run A:
// fixed_point_alu
module fixed_point_alu (
    input clk,
    input rst,
    input [1:0] op,           
    input signed [15:0] a,    
    input signed [15:0] b,    
    output reg signed [23:0] out,   
    output reg overflow       
);
For scale: roughly 4000 cells after synthesis, about 25 flip-flops, about 61 I/O pins.
clock: 56.0 ns
lec_check: 0
cap_margin: 5
core_margin: 2
core_utilization: 68
cts_cluster_diameter: 336
cts_cluster_size: 33
slew_margin: 20
tns_end_percent: 5
run.sh (not shown) runs the stock make flow with config.mk's settings and CLKGATE_MAP_FILE=.
Run A did not finish; a tool error ended it in global routing (5_1_grt).
## Diff of input files: run B against run A
# run A
export LEC_CHECK = 0
export CAP_MARGIN = 5
export CORE_MARGIN = 2
export CORE_UTILIZATION = 68
export CTS_CLUSTER_DIAMETER = 336
export CTS_CLUSTER_SIZE = 33
export SLEW_MARGIN = 20
export TNS_END_PERCENT = 5
create_clock -name core_clock -period 56.0 [get_ports {clk}]
# run B
export LEC_CHECK = 0
export CAP_MARGIN = 20
export CORE_MARGIN = 2
export CORE_UTILIZATION = 40
export SLEW_MARGIN = 20
create_clock -name core_clock -period 59.0 [get_ports {clk}]
[summary]
Run B: flow completed, timing, DRC and antenna clean. Measured against each other, run B and run A differ in worst setup slack after placement, the lower figure coming from run A. Reported for run B and run A, share of synthesized cell area in and, or, nand and nor gates turned out identical to the last digit. Changes observed in run B relative to run A: initial core utilization saw a decrease; buffers inserted during post-CTS setup optimization saw a decrease; core region area saw an increase. Run B against run A; number of gates resized after cts is down by more than half. | number of hold buffers added after cts | run B vs run A | ≈ equal |. From run A to run B the numbers moved as follows: overall die area shows an increase of about 70%, standard-cell row count shows an increase of about 30%, estimated wirelength of the detail-placed design shows an increase of about 0.54%.
[inputs] run C vs run B
# run B
export LEC_CHECK = 0
export CAP_MARGIN = 20
export CORE_MARGIN = 2
export CORE_UTILIZATION = 40
export SLEW_MARGIN = 20
create_clock -name core_clock -period 59.0 [get_ports {clk}]
# run C
export LEC_CHECK = 0
export ABC_AREA = 1
export CAP_MARGIN = 20
export CORE_MARGIN = 2
export CORE_UTILIZATION = 70
export CTS_CLUSTER_DIAMETER = 190
export CTS_CLUSTER_SIZE = 24
export SLEW_MARGIN = 20
create_clock -name core_clock -period 13.1 [get_ports {clk}]
## What came out
- Run C: it failed during clock tree synthesis (4_1_cts), and the tool reported DPL-0033.
- Looking at placed wire-length estimate across both flows, run C is the weaker of the two, with run B ahead.
- Against run B, die area in run C fell by more than a quarter.
- Diff run B and run C: weighted congestion reported at the end of routability-driven placement higher in run C
- Pre-CTS setup slack: run C vs run B down 37370 ps
- In the flow results for run B and run C, the synthesized area per cell is larger on run B.
- Per the comparison of run C with run B, x dimension of the die shrank by about 25%, number of standard cells after synthesis increased about 9%, yosys-reported design area after synthesis fell by 800 µm².
Setup changes, run C to run D
# run C
export LEC_CHECK = 0
export ABC_AREA = 1
export CAP_MARGIN = 20
export CORE_MARGIN = 2
export CORE_UTILIZATION = 70
export CTS_CLUSTER_DIAMETER = 190
export CTS_CLUSTER_SIZE = 24
export SLEW_MARGIN = 20
create_clock -name core_clock -period 13.1 [get_ports {clk}]
# run D
export LEC_CHECK = 0
export ABC_AREA = 1
export CAP_MARGIN = 20
export CORE_MARGIN = 2
export CORE_UTILIZATION = 68
export CTS_CLUSTER_SIZE = 98
export SLEW_MARGIN = 20
create_clock -name core_clock -period 78.6 [get_ports {clk}]
==> results <==
In summary, run D completed successfully, with a layout that passed the timing, DRC and antenna checks.
As of run D, die width had risen slightly compared to run C.
Summary of run D over run C: area of placed instances went down by about 22%, area inside the core boundary picked up an extra 0.0012 mm², number of distinct library cell variants in the gate-level netlist after synthesis has remained practically unchanged.
Looking only at number of placement rows, and setting everything else aside, the higher value of run C and run D goes to run D.
Pre-CTS worst setup slack (higher): run D
Going from run C to run D, the post-detailed-placement half-perimeter wirelength was found to have gone down by 38000 µm.
What run E does differently from run D at the input level:
# run D
export LEC_CHECK = 0
export ABC_AREA = 1
export CAP_MARGIN = 20
export CORE_MARGIN = 2
export CORE_UTILIZATION = 68
export CTS_CLUSTER_SIZE = 98
export SLEW_MARGIN = 20
create_clock -name core_clock -period 78.6 [get_ports {clk}]
# run E
export LEC_CHECK = 0
export CAP_MARGIN = 20
export CORE_MARGIN = 2
export CORE_UTILIZATION = 68
export CTS_CLUSTER_DIAMETER = 336
export CTS_CLUSTER_SIZE = 33
export MAX_ROUTING_LAYER = met4
export SLEW_MARGIN = 20
create_clock -name core_clock -period 56.0 [get_ports {clk}]
Run D: done, clean on timing, DRC and antenna. Run E did not finish; the tool stopped in global routing (5_1_grt) with error ODB-0269. Run E vs run D — simple-gate share of the synthesized area dropped 7.3 points. Overall die width: run D and run E compared, lower one is run D. Summary of the comparison: half-perimeter wire length after placement is higher in run E, relative to run D. Comparing die area for run D and run E, the bigger number came from run E. Run D -> run E: number of cells in the yosys synthesis report decreased by a little under 10%. Synthesized area divided by synthesized cell count grows by more than 10% when moving from run D to run E. Side by side, buffers inserted during post-CTS setup optimization turned out higher in run E than in run D.

## P
Starting RTL as in the previous note.
clock: 13.1 ns
lec_check: 0
abc_area: 0
cap_margin: 20
core_margin: 2
core_utilization: 70
cts_cluster_diameter: 190
cts_cluster_size: 24
hold_slack_margin: 0.23
setup_slack_margin: 1.62
slew_margin: 20
As the logs show, P stopped at 4_1_cts after a tool error, so it never reached the end of the flow.
The following lists how Q was set up differently from P:
Settings: a deleted HOLD_SLACK_MARGIN that had been 0.23; a deleted ABC_AREA that had been 0; a deleted CTS_CLUSTER_SIZE that had been 24; a change of CORE_UTILIZATION from 70 to 19; a deleted SETUP_SLACK_MARGIN that had been 1.62; a deleted CTS_CLUSTER_DIAMETER that had been 190; a change of the clock period (ns, I/O delays scaled along) from 13.1 to 59.0.
Results
Q went all the way through synthesis, placement and routing and the layout is clean on timing, DRC and antenna.
Of Q and P, it is Q that has the higher die height.
Relative to P, pre-placement core utilization has decreased by 51 points in Q.
From P to Q the numbers moved as follows: cell count after placement now sits higher; die area picked up an extra about 260%; synthesized cell count held; core outline area now sits higher; synthesized cell area level.
Side by side, horizontal die size turned out higher in Q than in P.
For R, these inputs were changed with respect to Q:
Settings: swapping 19 for 40 in CORE_UTILIZATION; swapping 59.0 for 60.0 in the clock period (ns, I/O delays scaled along).
==> comparison <==
- R ends up with lower area share of buffers outside the clock network than Q does.
- In the reports for R and Q, the larger placed wire-length estimate belongs to Q.
- Core utilization (R over Q): increase, 23 points
### R -> S
Settings: putting TNS_END_PERCENT at 15 where nothing was set; putting GPL_ROUTABILITY_DRIVEN at 0 where nothing was set; swapping 20 for 0 in CAP_MARGIN; putting GPL_TIMING_DRIVEN at 0 where nothing was set; putting SETUP_SLACK_MARGIN at -2.0 where nothing was set; putting ABC_AREA at 1 where nothing was set; putting MAX_ROUTING_LAYER at met5 where nothing was set.
Summary of S over R: worst stage delay on the critical path now sits lower; first-iteration DRC count saw a decrease; met3 wire length decreased 23%. Apart from S, each of S and R ends the flow with a layout that passes the timing, DRC and antenna checks. Share of the final layout cell area in multi-input gates for S is lower than for R. Share of synthesized cell area in and, or, nand and nor gates, S and R, higher one = S. The data arrival time of the worst path in S sits 2.27 ns above the value recorded for R. Between S and R, the worst-case setup margin in the final layout is higher for R. Re post-layout period usage of the worst path: S and R aren't equal, and the higher value belongs to S. Post-synthesis cell count in S is 376 above R.
Input-level comparison between T and S:
Settings: clearing MAX_ROUTING_LAYER, which used to be met5; clearing ABC_AREA, which used to be 1; clearing GPL_ROUTABILITY_DRIVEN, which used to be 0; clearing SETUP_SLACK_MARGIN, which used to be -2.0; swapping 0 for 20 in CAP_MARGIN; clearing GPL_TIMING_DRIVEN, which used to be 0; swapping 15 for 5 in TNS_END_PERCENT; putting CTS_CLUSTER_SIZE at 98 where nothing was set; putting CTS_CLUSTER_DIAMETER at 386 where nothing was set.
Results
Among T and S, a clean, completed layout was produced by T alone. Going from S to T, number of inserted filler cells in the final layout has increased; number of setup buffers added after CTS has decreased; area fraction in full adders, half adders and majority gates has decreased; met2 track demand over resource has increased. The smallest setup slack after layout of T was superior to that of S. The routed wire length number comes out higher for T vs S. Between S and T, the flow reports chip area line of the yosys report increasing by a few percent.
